==> run B <==
Design router, start of the top module:
module router #(
    parameter AXIS_DATA_WIDTH = 40,
    parameter ID_WIDTH = 4,
    parameter CHANNEL_NUMBER = 5,
    parameter BUFFER_LENGTH = 8,
    parameter MAX_ROUTERS_X = 4,
    parameter MAX_ROUTERS_X_WIDTH
    = $clog2(MAX_ROUTERS_X),
    parameter MAX_ROUTERS_Y = 4,
    parameter MAX_ROUTERS_Y_WIDTH
    = $clog2(MAX_ROUTERS_Y),
    parameter ROUTER_X = 1,
    parameter ROUTER_Y = 2,
    parameter STRB_WIDTH = AXIS_DATA_WIDTH/8
)(
    input  clk_i, rst_n_i,
    input  logic [CHANNEL_NUMBER*AXIS_DATA_WIDTH-1:0] in_tdata_i,
    input  logic [CHANNEL_NUMBER*STRB_WIDTH-1:0]      in_tstrb_i,
    input  logic [CHANNEL_NUMBER*STRB_WIDTH-1:0]      in_tkeep_i,
    input  logic [CHANNEL_NUMBER-1:0]                 in_tlast_i,
    input  logic [CHANNEL_NUMBER*ID_WIDTH-1:0]        in_tid_i,
    input  logic [CHANNEL_NUMBER-1:0]                 in_tvalid_i,
    output logic [CHANNEL_NUMBER-1:0]                 in_tready_o,
    output logic [CHANNEL_NUMBER*AXIS_DATA_WIDTH-1:0] out_tdata_o,
    output logic [CHANNEL_NUMBER*STRB_WIDTH-1:0]      out_tstrb_o,
    output logic [CHANNEL_NUMBER*STRB_WIDTH-1:0]      out_tkeep_o,
    output logic [CHANNEL_NUMBER-1:0]                 out_tlast_o,
    output logic [CHANNEL_NUMBER*ID_WIDTH-1:0]        out_tid_o,
    output logic [CHANNEL_NUMBER-1:0]                 out_tvalid_o,
    input  logic [CHANNEL_NUMBER-1:0]                 out_tready_i
);
clock: 4.44 ns
lec_check: 0
abc_area: 1
cap_margin: 20
core_margin: 2
core_utilization: 72
cts_cluster_diameter: 394
place_density: 0.6
slew_margin: 20
run.sh (not shown) runs the stock make flow with config.mk's settings and CLKGATE_MAP_FILE=.
==> run R (differences from run B) <==
ABC_AREA = default   (was 1)
CAP_MARGIN = 40   (was 20)
CORE_UTILIZATION = 66   (was 72)
CTS_CLUSTER_DIAMETER = default   (was 394)
MAX_ROUTING_LAYER = met4   (was default)
==> flow/constraint.sdc (replaced) <==
create_clock -name core_clock -period 4.75 [get_ports {clk_i}]
set_input_delay 0.9500 -clock core_clock [delete_from_list [all_inputs] [get_ports {clk_i}]]
set_output_delay 0.9500 -clock core_clock [all_outputs]
set_load 0.01 [all_outputs]
==> run A (differences from run B) <==
ABC_AREA = default   (was 1)
CAP_MARGIN = 15   (was 20)
CTS_CLUSTER_DIAMETER = default   (was 394)
CTS_CLUSTER_SIZE = 41   (was default)
PLACE_DENSITY = default   (was 0.6)
PLACE_DENSITY_LB_ADDON = 0.0   (was default)
SETUP_SLACK_MARGIN = -0.34   (was default)
==> flow/constraint.sdc (replaced) <==
create_clock -name core_clock -period 5.34 [get_ports {clk_i}]
set_input_delay 1.0680 -clock core_clock [delete_from_list [all_inputs] [get_ports {clk_i}]]
set_output_delay 1.0680 -clock core_clock [all_outputs]
set_load 0.01 [all_outputs]
==> comparison table <==
|  | run A | run B | run R |
|---|---|---|---|
| Compound-gate portion of the synthesized area | 1.89% | 12.3% | 1.89% |
| Number of well taps | - | 1755 | 1876 |
| Num CTS Buffers | 213 | 214 | 216 |
| Horizontal die dimension | 362 µm | 367 µm | 378 µm |
| Fa+ha+maj area frac | 0.820% | 0.800% | 0.820% |
| Drt total wl | - | 328000 µm | 262000 µm |
| Average cell area after synthesis | 20.2 µm² | 12.5 µm² | 20.2 µm² |
| Final Max Tran Viols | - | 0 | 0 |
| Depth of the critical timing path with buffers and inverters included | - | 15 | 20 |
| Number of distinct standard cells referenced by the synthesized netlist | 77 | 53 | 77 |
| Top Layer Used | - | met5 | met4 |
| Worst setup path startpoint | - | gen_fifos[0].q.read_ptr[0]$_DFFE_PN0P_ | gen_fifos[0].q.read_ptr[0]$_DFFE_PN0P_ |
| Clk latency of the worst-skew pair | - | 870 ps | 860 ps |
| Required time of the worst setup path | - | 3550 ps | 3800 ps |
| Result of the run | did not finish | complete, but fails checks | complete, but fails checks |
| Failing step | 5_1_grt | - | - |
| Violated checks | - | setup timing | setup timing |
